// WaveGenerator
module WaveGenerator #(N = 32, M = 16)(
  input clk,
  input rst,
  input chirp_reverse,             
  input [7:0] chirp_delay,         
  input [N-1:0] chirp_min_ctrl,    
  input [N-1:0] chirp_max_ctrl,    
  input [N-1:0] chirp_inc_rate,    
  input [N-1:0] chirp_div_rate,    
  output reg [M-1:0] waveform     
);
reg nco_reset;
reg [N-1:0] nco_ctrl;
wire chirp_nco_reset;
wire [N-1:0] chirp_nco_ctrl;
wire [15:0] sin_out;
always @(posedge clk) begin
  nco_ctrl <= chirp_nco_ctrl;
  nco_reset <= chirp_nco_reset;
  waveform <= sin_out;
end
NCO #(.N(N)) NCO0 (
  .clk     ( clk       ),  
  .rst     ( nco_reset ),  
  .ctrl    ( nco_ctrl  ),  
  .sin_out ( sin_out   )  
);
Chirp #(.N(N)) Chirp0 (
  .clk       ( clk             ),  
  .rst       ( rst             ),  
  .delay     ( chirp_delay     ),  
  .reverse   ( chirp_reverse   ),  
  .min_ctrl  ( chirp_min_ctrl  ),  
  .max_ctrl  ( chirp_max_ctrl  ),  
  .inc_rate  ( chirp_inc_rate  ),  
  .div_rate  ( chirp_div_rate  ),  
  .nco_reset ( chirp_nco_reset ),  
  .nco_ctrl  ( chirp_nco_ctrl  )   
);
  ...
Size in the first run: ~2200 cells after synthesis, ~150 flip-flops, ~0.014 mm² of cells after synthesis.
Settings: LEC_CHECK=0, ABC_AREA=1, CAP_MARGIN=20, CORE_ASPECT_RATIO=0.5, CORE_MARGIN=2, CORE_UTILIZATION=72, CTS_CLUSTER_DIAMETER=400, CTS_CLUSTER_SIZE=94, PLACE_DENSITY=0.38, SETUP_SLACK_MARGIN=1.04, SLEW_MARGIN=20, TNS_END_PERCENT=15; clock period 3.54 ns.
run.sh (not shown) runs the stock make flow with config.mk's settings and CLKGATE_MAP_FILE=.
The first run ended with an error in clock tree synthesis (4_1_cts).
Next try:
==> flow/config.mk (replaced) <==
export PLATFORM = sky130hd
export DESIGN_NAME = WaveGenerator
export DESIGN_NICKNAME = WaveGenerator
export VERILOG_FILES = /design/flow/design.v
export SDC_FILE = /design/flow/constraint.sdc
export NUM_CORES = 4
export LEC_CHECK = 0
export CAP_MARGIN = 20
export CORE_MARGIN = 2
export CORE_UTILIZATION = 66
export CTS_CLUSTER_SIZE = 39
export HOLD_SLACK_MARGIN = -0.09
export SLEW_MARGIN = 20
==> flow/constraint.sdc (replaced) <==
create_clock -name core_clock -period 4.26 [get_ports {clk}]
set_input_delay 0.8520 -clock core_clock [delete_from_list [all_inputs] [get_ports {clk}]]
set_output_delay 0.8520 -clock core_clock [all_outputs]
set_load 0.01 [all_outputs]
=>
- The changed run completed and failed the layout checks on negative setup slack
- die area went up by 4.7%
- synthesized cell count went down by 24%
- area after synthesis went down by 3.6%
Next try:
--- a/flow/config.mk
+++ b/flow/config.mk
@@ -8 +8 @@
-export CAP_MARGIN = 20
+export CAP_MARGIN = 0
@@ -10 +10 @@
-export CORE_UTILIZATION = 66
+export CORE_UTILIZATION = 70
==> flow/constraint.sdc (replaced) <==
create_clock -name core_clock -period 4.46 [get_ports {clk}]
set_input_delay 0.8920 -clock core_clock [delete_from_list [all_inputs] [get_ports {clk}]]
set_output_delay 0.8920 -clock core_clock [all_outputs]
set_load 0.01 [all_outputs]
=>
- This time the run ended with an error in global routing (5_1_grt) (ODB-0269)
- area after synthesis does not change
- die area decreases by 5.6%
- synthesized cell count stays the same


WaveGenerator again, from the RTL that the note above started with.
clock: 6.34 ns
lec_check: 0
cap_margin: 20
cell_pad_in_sites_global_placement: 0
core_margin: 6
core_utilization: 45
cts_cluster_diameter: 117
cts_cluster_size: 32
gpl_routability_driven: 1
place_density_lb_addon: 0.17
slew_margin: 35
The starting point passed the timing, DRC and antenna checks.
Change:
CORE_MARGIN = 5   (was 6)
CTS_CLUSTER_DIAMETER = 91   (was 117)
CTS_CLUSTER_SIZE = 76   (was 32)
MIN_ROUTING_LAYER = met2   (was default)
SETUP_SLACK_MARGIN = 1.36   (was default)
TNS_END_PERCENT = 70   (was default)
clock period = 4.99 ns   (was 6.34 ns; I/O delays follow)
=> This time the run completed, yet does not pass: DRC. First-iteration DRC count is higher to 4.9 times its value. Combinational power increases by well over a third. Design area came out higher by about a fifth. Power goes up by well over a third. Sequential cell count is unchanged. Clock power rises by a quarter to a third.
Change:
CELL_PAD_IN_SITES_GLOBAL_PLACEMENT = default   (was 0)
CORE_MARGIN = 2   (was 5)
CORE_UTILIZATION = 40   (was 45)
CTS_CLUSTER_DIAMETER = default   (was 91)
CTS_CLUSTER_SIZE = default   (was 76)
GPL_ROUTABILITY_DRIVEN = default   (was 1)
MIN_ROUTING_LAYER = default   (was met2)
PLACE_DENSITY_LB_ADDON = default   (was 0.17)
SETUP_SLACK_MARGIN = default   (was 1.36)
SLEW_MARGIN = 20   (was 35)
TNS_END_PERCENT = default   (was 70)
clock period = 5.34 ns   (was 4.99 ns; I/O delays follow)
This time the run finished with timing, DRC and antenna clean; count of clock-buffer cells in the layout went down by 3; first-iteration DRC count went down by 77%; worst setup slack is worse by 390 ps; area after synthesis does not change; die size went up by 5.0%; clock skew went down by 3.8 ps; sequential share of layout area went up by 2.5 points; global-route usage went down by 16 points; cell count went down by 2.5%; non-clock buffer count went down by 115; routed wire length went down by 20%.
Change:
CORE_UTILIZATION = 70   (was 40)
CTS_CLUSTER_SIZE = 41   (was default)
PLACE_DENSITY = 0.67   (was default)
SETUP_SLACK_MARGIN = -0.37   (was default)
clock period = 5.37 ns   (was 5.34 ns; I/O delays follow)
=> The new run ran to the end with no violations; routed wire length rises by 4.2%; flip-flop count is unchanged; non-clock buffer count shrinks by 19; count of clock-buffer cells in the layout increases by 1.
Change:
CORE_UTILIZATION = 66   (was 70)
CTS_CLUSTER_DIAMETER = 360   (was default)
CTS_CLUSTER_SIZE = 32   (was 41)
PLACE_DENSITY = default   (was 0.67)
Result: Final area stays flat; synthesized area is unchanged; setup slack got worse by 42 ps.
Power figures rest on the tool's default switching activity, not on a simulated workload.
